==> inputs of v10 <==
## LMFE
module LMFE ( clk, reset, Din, in_en, busy, out_valid, Dout, mem_cen, mem_wen, mem_addr, mem_d, mem_q);
clock: 4.57 ns
lec_check: 0
cap_margin: 10
cell_pad_in_sites_global_placement: 1
core_aspect_ratio: 1.06
core_margin: 2
core_utilization: 20
cts_cluster_size: 81
gpl_timing_driven: 1
hold_slack_margin: -0.06
min_routing_layer: met2
place_density_lb_addon: 0.28
slew_margin: 20
run.sh (not shown) runs the stock make flow with config.mk's settings and CLKGATE_MAP_FILE=.
==> v25 (differences from v10) <==
==> flow/config.mk (replaced) <==
export PLATFORM = sky130hd
export DESIGN_NAME = LMFE
export DESIGN_NICKNAME = LMFE
export VERILOG_FILES = /design/flow/design.v
export SDC_FILE = /design/flow/constraint.sdc
export NUM_CORES = 4
export LEC_CHECK = 0
export CAP_MARGIN = 15
export CORE_MARGIN = 2
export CORE_UTILIZATION = 70
export CTS_CLUSTER_DIAMETER = 93
export SLEW_MARGIN = 20
==> flow/constraint.sdc (replaced) <==
create_clock -name core_clock -period 2.91 [get_ports {clk}]
set_input_delay 0.5820 -clock core_clock [delete_from_list [all_inputs] [get_ports {clk}]]
set_output_delay 0.5820 -clock core_clock [all_outputs]
set_load 0.01 [all_outputs]
==> v37 (differences from v10) <==
--- a/flow/config.mk
+++ b/flow/config.mk
@@ -7,2 +7,3 @@
 export LEC_CHECK = 0
+export ABC_AREA = 1
 export CAP_MARGIN = 10
@@ -14,5 +15,4 @@
 export GPL_TIMING_DRIVEN = 1
-export HOLD_SLACK_MARGIN = -0.06
-export MIN_ROUTING_LAYER = met2
-export PLACE_DENSITY_LB_ADDON = 0.28
+export MIN_ROUTING_LAYER = met1
+export PLACE_DENSITY_LB_ADDON = 0.06
 export SLEW_MARGIN = 20
==> flow/constraint.sdc (replaced) <==
create_clock -name core_clock -period 2.81 [get_ports {clk}]
set_input_delay 0.5620 -clock core_clock [delete_from_list [all_inputs] [get_ports {clk}]]
set_output_delay 0.5620 -clock core_clock [all_outputs]
set_load 0.01 [all_outputs]
==> flow_summary.toml <==
# generated from flow reports
[grt]
grt_usage = 0.170
antenna_found_initial = 2

[timing]
setup_viol = 10
fin_ws_ps = -216

[routing]
drt-met1-wl_um = 82700

[run_status]
outcome = "failed layout checks"
failed_checks = "setup timing"

[final_layout]
nNonClkInverters = 712
nFillCells = 20500
final_area_sq_um = 51900

[placement]
dp_hpwl_um = 117000
routabilityCongestion = 0.756

[die]
fp_util = 0.202

[synth]
seq_area_frac_synth = 0.329

[clocking]
post_cts_resized = 63
The numbers above come from v37.

==> flow_summary.toml <==
# generated from flow reports
[grt]
antenna_found_initial = 1
grt_usage = 0.387

[final_layout]
nFillCells = 2662
nNonClkInverters = 408
final_area_sq_um = 47300

[timing]
setup_viol = 198
fin_ws_ps = -280

[run_status]
outcome = "failed layout checks"
failed_checks = "setup timing"

[clocking]
post_cts_resized = 167

[die]
fp_util = 0.707
The numbers above come from v25.

==> flow_summary.toml <==
# generated from flow reports
[die]
fp_util = 0.201

[clocking]
post_cts_resized = 0

[final_layout]
nNonClkInverters = 408
nFillCells = 20500

[grt]
grt_usage = 0.197

[run_status]
outcome = "timing/DRC/antenna clean"

[placement]
dp_hpwl_um = 86100
routabilityCongestion = 0.840

[timing]
fin_ws_ps = 558
setup_viol = 0

[synth]
seq_area_frac_synth = 0.326

[routing]
drt-met1-wl_um = 0
The numbers above come from v10.


* * *

==> run a <==
LMFE again, from the RTL that the note above started with.
Settings: LEC_CHECK=0, CAP_MARGIN=35, CORE_ASPECT_RATIO=1.7, CORE_MARGIN=4, CORE_UTILIZATION=57, GPL_TIMING_DRIVEN=1, MAX_ROUTING_LAYER=met5, SLEW_MARGIN=30; clock period 4.75 ns.
==> inputs of run b, as changes to run a <==
ABC_AREA = 1   (was default)
CAP_MARGIN = 5   (was 35)
CORE_ASPECT_RATIO = default   (was 1.7)
CORE_MARGIN = 2   (was 4)
CORE_UTILIZATION = 68   (was 57)
CTS_CLUSTER_DIAMETER = 377   (was default)
CTS_CLUSTER_SIZE = 45   (was default)
GPL_TIMING_DRIVEN = default   (was 1)
HOLD_SLACK_MARGIN = 0.29   (was default)
MAX_ROUTING_LAYER = default   (was met5)
SLEW_MARGIN = 20   (was 30)
==> flow/constraint.sdc (replaced) <==
create_clock -name core_clock -period 2.56 [get_ports {clk}]
set_input_delay 0.5120 -clock core_clock [delete_from_list [all_inputs] [get_ports {clk}]]
set_output_delay 0.5120 -clock core_clock [all_outputs]
set_load 0.01 [all_outputs]
==> summary of the runs <==
In run b the area after synthesis is smaller than in run a, by about 0.9%.
In run b the die area is lower than in run a, by 19%.
Synthesized cell count: run b is larger than run a (about 18%).
Run a completed without violations. Run b aborted during global routing.
==> figures <==
quantity	run a	run b
Adder Share, Synth	13.7%	13.8%
Multiplexer fraction of the synthesized cell area	9.61%	0.0566%
Run status	timing/DRC/antenna clean	stopped before the end
Last stage reached	-	global routing
Xor and xnor area share after synthesis	0.969%	0.699%
Cell area after technology mapping	37900 um2	37600 um2
Post-CTS setup-driven buffer insertion count	0	103
Number of placement rows	123	86
Count of instantiated cells in the yosys netlist	4313	5077
Weighted congestion at the end of routability-driven global placement	0.949	0.921
Post-cts repair resize count	0	1017
Number of buffers created by CTS	51	14
Setup slack after placement	1.06 ns	-0.429 ns
Number of levels in the clock H-tree	2	1
Number of placed instances with taps included	5138	6154
Synth Net Count	4747	5511
Std-Cell Core Area	66000 um2	54900 um2
Average cell area after synthesis	8.80 um2	7.40 um2
Number of different library cells in the post-synthesis netlist	77	60

* * *

==> inputs of indigo <==
Starting RTL as in the previous note.
## LMFE
module LMFE ( clk, reset, Din, in_en, busy, out_valid, Dout, mem_cen, mem_wen, mem_addr, mem_d, mem_q);
input   clk;
input   reset;
input   in_en;
output  busy;
output  out_valid;
input   [7:0]  Din;
output  [7:0]  Dout;
output  mem_cen;
output  mem_wen;
output  [9:0]  mem_addr;
output  [7:0]  mem_d;
input   [7:0]  mem_q;
wire [7:0] med_d_w;
wire med_en_w;
wire med_del_w;
wire newline_w;
control MainCT( .clk(clk), .rst(reset), .data_in(Din), .in_en(in_en), .busy(busy), .med_data(med_d_w), .med_en(med_en_w), .med_del(med_del_w), .cen(mem_cen), .wen(mem_wen), .addr(mem_addr), .memd(mem_d), .memq(mem_q), .out_valid(out_valid), .newline(newline_w));
insert_sort med(.clk(clk), .rst(reset) , .data_valid(med_en_w) , .data_in(med_d_w), .data_out(Dout), .del_valid(med_del_w), .newline(newline_w)); 
endmodule
clock: 5.38 ns
lec_check: 0
abc_area: 1
cap_margin: 20
core_aspect_ratio: 0.92
core_margin: 2
core_utilization: 72
setup_slack_margin: 1.59
slew_margin: 20
tns_end_percent: 10
==> yarrow: changes against indigo <==
ABC_AREA = default   (was 1)
CORE_ASPECT_RATIO = default   (was 0.92)
CORE_MARGIN = 3   (was 2)
CORE_UTILIZATION = 40   (was 72)
HOLD_SLACK_MARGIN = -0.06   (was default)
SETUP_SLACK_MARGIN = default   (was 1.59)
TNS_END_PERCENT = 60   (was 10)
==> flow/constraint.sdc (replaced) <==
create_clock -name core_clock -period 6.0 [get_ports {clk}]
set_input_delay 1.2000 -clock core_clock [delete_from_list [all_inputs] [get_ports {clk}]]
set_output_delay 1.2000 -clock core_clock [all_outputs]
set_load 0.01 [all_outputs]
==> xenon: changes against indigo <==
CORE_ASPECT_RATIO = default   (was 0.92)
CORE_UTILIZATION = 70   (was 72)
CTS_CLUSTER_DIAMETER = 371   (was default)
CTS_CLUSTER_SIZE = 53   (was default)
PLACE_DENSITY_LB_ADDON = 0.01   (was default)
SETUP_SLACK_MARGIN = 0.75   (was 1.59)
TNS_END_PERCENT = default   (was 10)
==> flow/constraint.sdc (replaced) <==
create_clock -name core_clock -period 2.82 [get_ports {clk}]
set_input_delay 0.5640 -clock core_clock [delete_from_list [all_inputs] [get_ports {clk}]]
set_output_delay 0.5640 -clock core_clock [all_outputs]
set_load 0.01 [all_outputs]
==> GITHUB_STEP_SUMMARY <==
### Yosys + OpenROAD results

| Metric | Value |
|---|---|
| Status | finished clean |
| Fraction of area in non-clock buffers | 2.14% |
| Met2 Resource Use GR | 34.2% |
| Cells on Worst Hold Path | 1 |
| XOR/XNOR Area Share | 0.969% |
| CTS clk-pin slew, worst paths | 0.06 ns |
| Max-area cell class | logic gates |
| Routed met2 length | 47.8 mm |
| Reg-to-reg critical path startpoint | med.in_r[2]$_DFF_PP0_ |
| Crit share post-route | 67.5% |
| Yosys stat area | 0.0379 mm2 |
the above is filed under yarrow

==> GITHUB_STEP_SUMMARY <==
## Implementation flow summary

| Metric | Value |
|---|---|
| GR Layer Usage met1 | 82.7% |
| Met2 Resource Use GR | 95.8% |
| XOR/XNOR Area Share | 0.699% |
| Die width | 236 um |
| Status | did not finish |
| Yosys stat area | 0.0376 mm2 |
| Log Error | [ERROR GRT-0232] Routing congestion too high. Check the congestion heatmap in the GUI. |
| Last stage reached | 5_1_grt |
the above is filed under xenon

==> GITHUB_STEP_SUMMARY <==
### Yosys + OpenROAD results

| Metric | Value |
|---|---|
| Routed met2 length | 50.0 mm |
| Crit share post-route | 69.3% |
| Status | finished clean |
| R2R depth | 11 |
| Yosys stat area | 0.0376 mm2 |
| Die width | 242 um |
| WL met1 | 47.0 mm |
| XOR/XNOR Area Share | 0.699% |
| TritonCTS clock tree | done |
| Met2 Resource Use GR | 63.6% |
| Cells on Worst Hold Path | 1 |
| Reg-to-reg critical path startpoint | med.in_r[7]$_DFF_PP0_ |
| CTS clk-pin slew, worst paths | 0.06 ns |
| Max-area cell class | logic gates |
| Fraction of area in non-clock buffers | 2.12% |
the above is filed under indigo

